== job 5176 ==
==> flow/design.v (excerpt) <==
module fft16 (
    input  wire              clk,
    input  wire              rst_n,
    input  wire              start,
    input  wire signed [8:0] din_i,
    input  wire signed [8:0] din_q,
    output wire              ready,
    output wire              dout_valid,
    output wire signed [8:0] dout_i,
    output wire signed [8:0] dout_q
);
Size: roughly 4800 cells after synthesis, about 740 flip-flops, about 41 I/O pins, roughly 53000 um^2 of cells after synthesis.
clock: 9.58 ns
lec_check: 0
cap_margin: 20
core_margin: 2
core_utilization: 72
cts_cluster_size: 47
slew_margin: 20
run.sh (not shown) runs the stock make flow with config.mk's settings and CLKGATE_MAP_FILE=.
The flow for job 5176 finished, though final verification flagged setup timing.
Setup changes, job 5176 to job 7953
# job 5176
export LEC_CHECK = 0
export CAP_MARGIN = 20
export CORE_MARGIN = 2
export CORE_UTILIZATION = 72
export CTS_CLUSTER_SIZE = 47
export SLEW_MARGIN = 20
create_clock -name core_clock -period 9.58 [get_ports {clk}]
# job 7953
export LEC_CHECK = 0
export CAP_MARGIN = 20
export CORE_MARGIN = 2
export CORE_UTILIZATION = 64
export SLEW_MARGIN = 20
create_clock -name core_clock -period 11.1 [get_ports {clk}]
Results
Looking across job 7953 and job 5176, the single run that reached the end with no open violations was job 7953.
When job 7953 is set beside job 5176, its vias after detailed routing turns out to be 7153 smaller.
Against job 5176, job 7953 comes in about 10% lower on cell area.
Looking at wire length of the first global-routing pass across job 7953 and job 5176, the one that comes out higher is job 5176.
Final weighted congestion in routability-driven placement (higher): job 5176
Diff job 5176..job 7953 | number of DRC violations after detailed routing | unchanged
Compared with job 5176, job 7953 degrades post-route minimum period.
Job 5176 → job 7953: via density per instance now sits lower; overall routed net length shows a reduction of 21%.
For job 4760, these inputs were changed with respect to job 7953:
# job 7953
export LEC_CHECK = 0
export CAP_MARGIN = 20
export CORE_MARGIN = 2
export CORE_UTILIZATION = 64
export SLEW_MARGIN = 20
create_clock -name core_clock -period 11.1 [get_ports {clk}]
# job 4760
export LEC_CHECK = 0
export CAP_MARGIN = 20
export CORE_MARGIN = 2
export CORE_UTILIZATION = 64
export SETUP_SLACK_MARGIN = 1.52
export SLEW_MARGIN = 20
create_clock -name core_clock -period 5.52 [get_ports {clk}]
Findings:
- Job 4760 -> stages 100% | layout checks FAIL | setup timing
- Changes observed in job 4760 relative to job 7953: logic depth of the worst register-to-register path up about 4%; final-layout fill cell count shrank by 1192; post-detailed-route wirelength per cell shows a reduction of 1.9%.

* * *

Starting RTL as in the previous note.
export LEC_CHECK = 0
export CAP_MARGIN = 20
export CORE_MARGIN = 2
export CORE_UTILIZATION = 68
export SLEW_MARGIN = 20
export TNS_END_PERCENT = 30
create_clock -name core_clock -period 8.53 [get_ports {clk}]
The starting point finished with setup timing left.
==> next run, changes <==
Settings changed: CORE_UTILIZATION 68 to 72, SETUP_SLACK_MARGIN from default to -0.58, TNS_END_PERCENT 30 to default.
Clock period 8.53 ns to 6.0 ns, I/O delays scaled along.
=> Now the flow failed in global routing (5_1_grt). Die size drops by 5.5%. Synthesized cell count stays the same. Synthesized area stays the same.
==> next run, changes <==
Settings changed: CTS_CLUSTER_SIZE from default to 97, SETUP_SLACK_MARGIN -0.58 to 1.83.
Clock period 6.0 ns to 8.09 ns, I/O delays scaled along.
What happened: Now the flow completed, yet does not pass: setup timing; synthesized area does not change; die size stays the same; synthesized cell count stays the same.

* * *

job 101:
Starting RTL as in the previous note.
clock: 8.75 ns
lec_check: 0
abc_area: 1
cap_margin: 25
cell_pad_in_sites_detail_placement: 0
core_margin: 2
core_utilization: 72
cts_cluster_diameter: 283
gpl_routability_driven: 1
max_routing_layer: met4
place_density: 0.37
setup_slack_margin: -0.55
slew_margin: 20
Flow for job 101 halted at 5_1_grt, error code GRT-0232.
The following lists how job 102 was set up differently from job 101:
- swapping 25 for 20 in CAP_MARGIN
- putting CORE_ASPECT_RATIO at 1.04 where nothing was set
- clearing CTS_CLUSTER_DIAMETER, which used to be 283
- swapping 0.37 for 0.35 in PLACE_DENSITY
- clearing MAX_ROUTING_LAYER, which used to be met4
- swapping 8.75 for 12.4 in the clock period (ns, I/O delays scaled along)
### Flow results
Job 102 was carried through to the last stage, and its layout satisfied the timing, DRC and antenna checks.
Compared with job 101, job 102 shows a buffers inserted during post-CTS setup optimization that is 99 lower.
Job 102 vs job 101, floorplan die width went down by 1.9%.
Job 101 → job 102: starting density of the core held steady; area inside the core boundary held steady; cell area reported after detailed placement shrank by about 10%.
### job 102 -> job 103
- swapping 72 for 40 in CORE_UTILIZATION
- swapping 1 for 0 in ABC_AREA
- putting PLACE_DENSITY_LB_ADDON at 0.28 where nothing was set
- clearing PLACE_DENSITY, which used to be 0.35
- clearing CORE_ASPECT_RATIO, which used to be 1.04
- swapping 12.4 for 13.9 in the clock period (ns, I/O delays scaled along)
[summary]
Job 103 completed every stage of the flow, and the final layout passed the timing, DRC and antenna checks.
Setup slack: job 103 more than job 102
For synthesized cell count, dividing the value from job 102 by the value from job 103 gives 1.2.
Initial antenna violation count ends up higher on job 102.
From job 102 to job 103 the numbers moved as follows: placed wire-length estimate after detailed placement -5.6%, maximum frequency down 0.84%, insertion delay of the later-clocked pin in the worst-skew pair went up, final core area utilization lost 34 points.
Going from job 102 to job 103, fraction of area in multi-input gates stayed essentially flat; wire length went down by 3.0%.
diff inputs: job 103 => job 104
- CELL_PAD_IN_SITES_DETAIL_PLACEMENT: 0 -> unset
- ABC_AREA: 0 -> unset
- GPL_ROUTABILITY_DRIVEN: 1 -> unset
- SETUP_SLACK_MARGIN: -0.55 -> unset
- PLACE_DENSITY_LB_ADDON: 0.28 -> unset
- the clock period (ns, I/O delays scaled along): 13.9 -> 9.91
[summary]
~same global-route usage in job 103 and job 104. Density: job 104 denser than job 103. [compare] base=job 103 new=job 104: number of global-route vias before repair rose 1555. Proportion of final cell area spent on non-clock buffers: job 103 and job 104 compared, lower one is job 103. Compared job 104 vs job 103, and first-pass GRT wire length is up in job 104. Compared with job 103, in job 104 overall routed net length saw an increase; final design area excluding fillers saw an increase; non-clock buffer count saw an increase; overall via count from detail_route saw an increase.
The following lists how job 105 was set up differently from job 104:
- putting CTS_CLUSTER_DIAMETER at 127 where nothing was set
- swapping 40 for 66 in CORE_UTILIZATION
- swapping 9.91 for 8.76 in the clock period (ns, I/O delays scaled along)
[summary]
To summarise job 105: no stage aborted, but the layout did not pass its checks, failing on setup timing.
Job 104 -> job 105: total overflow reported by the global router delta 0, exact match
